==> 05-06: inputs <==
==> flow/design.v <==
module fpadd_40(x_40,y_40,res_40,clk_40,rst_40);
input [31:0] x_40,y_40;				      
output [31:0] res_40;				 
input clk_40,rst_40;
parameter menw_40=45;             
reg sing_x_40,sing_y_40;	 
reg [7:0] exp_x_40, exp_y_40,exp_res_40;		 
reg [menw_40:0] mes_x_40, mes_y_40,mes_res_40,mes_medi_40;	 
reg zero_40_x,zero_40_y;	
reg signres;		                     
reg [31:0] resout_40;	 
integer int_exp_x,int_exp_y,int_exp_dif_40;	 
integer renorm_40,renorm_400,renorm_401,renorm_402,renorm_403,renorm_404,renorm_405;	 
parameter [menw_40:0] zero_40=0;
integer int_exp_dif_402,int_exp_dif_401,int_exp_dif_404,int_exp_dif_403,int_exp_dif_405,int_exp_dif_406,int_exp_dif_4000,int_exp_dif_400;
reg [menw_40:0] mes_y_402,mes_y_401,mes_y_403,mes_y_404;
reg [menw_40:0] mes_x_402,mes_x_401,mes_x_403,mes_x_404;
reg [menw_40:0] mes_res_401,mes_res_402,mes_res_403,mes_res_404,mes_res_4000,mes_res_400;
reg [7:0] exp_x_402,exp_x_401;
reg [7:0] exp_res_402,exp_res_401,exp_res_403,exp_res_404,exp_res_4000,exp_res_400;
reg sing_x_402,sing_x_401,sing_x_403;
reg sing_y_402,sing_y_401,sing_y_403;
reg signres2,signres1,signres3,signres4,signres5,signres6,signres00,signres0;
assign res_40=resout_40;
always @(*) begin
renorm_40=0;
  zero_40_x = (x_40[30:0]==0)?1:0;
  zero_40_y = (y_40[30:0]==0)?1:0;
  if( y_40[30:0] > x_40[30:0] ) begin
    exp_x_40 = y_40[30:23];
    exp_y_40 = x_40[30:23];
    sing_x_40 = y_40[31];
    sing_y_40 = x_40[31];
    mes_x_40 = (zero_40_y)?0:{ 2'b1, y_40[22:0],zero_40[menw_40:25]};
    mes_y_40 = (zero_40_x)?0:{ 2'b1, x_40[22:0],zero_40[menw_40:25]};
    signres=sing_x_40;
  end else begin
    sing_x_40 = x_40[31];
    sing_y_40 = y_40[31];
    exp_x_40 = x_40[30:23];
    exp_y_40 = y_40[30:23];
    mes_x_40 = (zero_40_x)?0:{ 2'b1, x_40[22:0],zero_40[menw_40:25]};
    mes_y_40 = (zero_40_y)?0:{ 2'b1, y_40[22:0],zero_40[menw_40:25]};
    signres=sing_x_40;
  end
  int_exp_x=exp_x_40;
  int_exp_y=exp_y_40;
  int_exp_dif_40=exp_x_40-exp_y_40;
int_exp_dif_402=int_exp_dif_401;
mes_y_402=mes_y_401;
mes_x_402=mes_x_401;
exp_x_402=exp_x_401;
sing_x_402=sing_x_401;
sing_y_402=sing_y_401;
signres2=signres1;
  if(int_exp_dif_402 > 24) begin
    exp_res_40=exp_x_402;
    mes_res_40=mes_x_402;
  end else begin
    exp_res_40=exp_x_402;
    mes_res_40=0;
    mes_y_402=(int_exp_dif_402[4])?{16'b0,mes_y_402[menw_40:16]}: {mes_y_402};
    mes_y_402=(int_exp_dif_402[3])?{ 8'b0,mes_y_402[menw_40:8 ]}: {mes_y_402};
    mes_y_402=(int_exp_dif_402[2])?{ 4'b0,mes_y_402[menw_40:4 ]}: {mes_y_402};
    mes_y_402=(int_exp_dif_402[1])?{ 2'b0,mes_y_402[menw_40:2 ]}: {mes_y_402};
    mes_y_402=(int_exp_dif_402[0])?{ 1'b0,mes_y_402[menw_40:1 ]}: {mes_y_402};
  end
mes_y_404=mes_y_403;
mes_x_404=mes_x_403;
mes_res_4000=mes_res_400;
exp_res_4000=exp_res_400;
signres00=signres0;
int_exp_dif_4000=int_exp_dif_400;
 if (int_exp_dif_4000 <=24) begin
    if(sing_x_403 == sing_y_403) 
       	mes_res_4000=mes_x_404+mes_y_404;
	 else mes_res_4000=mes_x_404-mes_y_404;
    if(mes_res_4000[menw_40]) begin
      mes_res_4000={1'b0,mes_res_4000[menw_40:1]};
      exp_res_4000=exp_res_4000+1;
    end
  end
mes_res_402=mes_res_401;
int_exp_dif_404=int_exp_dif_403;
signres4=signres3;
exp_res_402=exp_res_401;
renorm_403=renorm_402;
    if(mes_res_402[menw_40-1:menw_40-32]==0) begin 
	renorm_403[5]=1; mes_res_402={ 1'b0,mes_res_402[menw_40-33:0],32'b0 }; 
    end
    if(mes_res_402[menw_40-1:menw_40-16]==0) begin 
	renorm_403[4]=1; mes_res_402={ 1'b0,mes_res_402[menw_40-17:0],16'b0 }; 
    end
    if(mes_res_402[menw_40-1:menw_40-8]==0) begin 
	renorm_403[3]=1; mes_res_402={ 1'b0,mes_res_402[menw_40-9:0], 8'b0 }; 
    end
    if(mes_res_402[menw_40-1:menw_40-4]==0) begin 
	renorm_403[2]=1; mes_res_402={ 1'b0,mes_res_402[menw_40-5:0], 4'b0 }; 
    end
    if(mes_res_402[menw_40-1:menw_40-2]==0) begin 
	renorm_403[1]=1; mes_res_402={ 1'b0,mes_res_402[menw_40-3:0], 2'b0 }; 
    end
    if(mes_res_402[menw_40-1   ]==0) begin 
	renorm_403[0]=1; mes_res_402={ 1'b0,mes_res_402[menw_40-2:0], 1'b0 }; 
    end
mes_res_404=mes_res_403;
signres6=signres5;
renorm_405=renorm_404;
exp_res_404=exp_res_403;
int_exp_dif_406=int_exp_dif_405;
  if (int_exp_dif_406 <=60)
  begin
    if(mes_res_404 != 0) begin
      if(mes_res_404[menw_40-24:0]==0 && mes_res_404[menw_40-24]==1) begin
	if(mes_res_404[menw_40-11]==1) mes_res_404=mes_res_404+{1'b1,zero_40[menw_40-11:0]};
      end else begin
        mes_res_404=mes_res_404;
      end
      exp_res_404=exp_res_404-renorm_405;
      if(mes_res_404[menw_40-1]==0) begin
       exp_res_404=exp_res_404+1;
       mes_res_404={1'b0,mes_res_404[menw_40-1:1]};
      end
    end else begin
      exp_res_404=0;
      signres6=0;
    end
  end
resout_40={signres6,exp_res_404,mes_res_404[menw_40-2:menw_40-24]};
end
always @(posedge clk_40 or posedge rst_40)
begin
	if (rst_40) 
begin
int_exp_dif_401<=0;
mes_x_401<=0;
mes_y_401<= 0;
exp_x_401 <= 0;
sing_x_401<=0;
sing_y_401<=0;
signres1<=0;
renorm_401<=0;
mes_y_403 <= 0;
mes_x_403 <= 0;
sing_x_403 <= 0;
sing_y_403 <= 0;
mes_res_400 <= 0;
renorm_400 <= 0;
signres0 <= 0;
int_exp_dif_400 <= 0;
exp_res_400 <= 0;
mes_res_401 <= 0;
int_exp_dif_403<= 0;
signres3 <= 0;
exp_res_401<= 0;
renorm_402 <= 0;
mes_res_403<=  0;
signres5<= 0;
renorm_404<= 0;
exp_res_403<= 0;
int_exp_dif_405 <= 0;
end
	else begin
	int_exp_dif_401<= int_exp_dif_40;
	mes_x_401<= mes_x_40;
	mes_y_401<= mes_y_40;
	exp_x_401 <= exp_x_40;
	sing_x_401<= sing_x_40;
	sing_y_401<= sing_y_40;
	signres1<= signres;
	renorm_401<= renorm_40;
	mes_y_403 <= mes_y_402;
	mes_x_403 <= mes_x_402;
	sing_x_403 <= sing_x_402;
	sing_y_403 <= sing_y_402;
	mes_res_400 <= mes_res_40;
	renorm_400 <= renorm_401;
	signres0 <= signres2;
	int_exp_dif_400 <= int_exp_dif_402;
	exp_res_400 <= exp_res_40;
	mes_res_401 <= mes_res_4000;
	int_exp_dif_403<= int_exp_dif_4000;
	signres3 <= signres00;
	exp_res_401<= exp_res_4000;
	renorm_402 <= renorm_400;
	mes_res_403 <= mes_res_402;
	signres5 <= signres4;
	renorm_404 <= renorm_403;
	exp_res_403 <= exp_res_402;
	int_exp_dif_405 <= int_exp_dif_404;
	end
end
endmodule
==> flow/run.sh <==
#!/bin/bash
# the make line also repeats each setting of config.mk as NAME=value (left out here)
make -C /OpenROAD-flow-scripts/flow DESIGN_CONFIG=/design/flow/config.mk WORK_HOME=/design/flow/orfs CLKGATE_MAP_FILE= finish
==> flow/config.mk <==
export PLATFORM = sky130hd
export DESIGN_NAME = fpadd_40
export DESIGN_NICKNAME = fpadd_40
export VERILOG_FILES = /design/flow/design.v
export SDC_FILE = /design/flow/constraint.sdc
export NUM_CORES = 4
export LEC_CHECK = 0
export CAP_MARGIN = 20
export CORE_MARGIN = 2
export CORE_UTILIZATION = 66
export SLEW_MARGIN = 20
==> flow/constraint.sdc <==
create_clock -name core_clock -period 3.41 [get_ports {clk_40}]
set_input_delay 0.6820 -clock core_clock [delete_from_list [all_inputs] [get_ports {clk_40}]]
set_output_delay 0.6820 -clock core_clock [all_outputs]
set_load 0.01 [all_outputs]
==> 05-28: changes against 05-06 <==
==> flow/constraint.sdc (replaced) <==
create_clock -name core_clock -period 4.28 [get_ports {clk_40}]
set_input_delay 0.8560 -clock core_clock [delete_from_list [all_inputs] [get_ports {clk_40}]]
set_output_delay 0.8560 -clock core_clock [all_outputs]
set_load 0.01 [all_outputs]
==> job_summary.md <==
## Synthesis and layout report

| Metric | Value |
|---|---|
| RSZ-0062 raised after global routing | yes |
| Inst Count DP | 2,565 |
| Post-CTS Setup Inserts | 20 |
| Fill cells | 1,531 |
| Final worst setup slack | -765 ps |
| CTS Buf Count | 31 |
| Post-cts resize count | 26 |
| # setup viols final | 53 |
| Final Critical Period | 5040 ps |
| Dpl ws | -645 ps |
| Outcome | failed layout checks |
| Dpl cell area | 0.0214 sq mm |
| Vias in the first global route | 16,800 |
| Layout check faults | setup timing |
| Hpwl dp | 41.6 mm |
-- figures above: 05-28

==> job_summary.md <==
### Flow metrics

| Metric | Value |
|---|---|
| Dpl cell area | 0.0227 sq mm |
| Hpwl dp | 42.6 mm |
| Inst Count DP | 2,734 |
| Post-CTS Setup Inserts | 38 |
| Outcome | stopped before the end |
| Post-cts resize count | 164 |
| Exit stage | 5_1_grt |
| CTS Buf Count | 30 |
| Dpl ws | -1630 ps |
-- figures above: 05-06

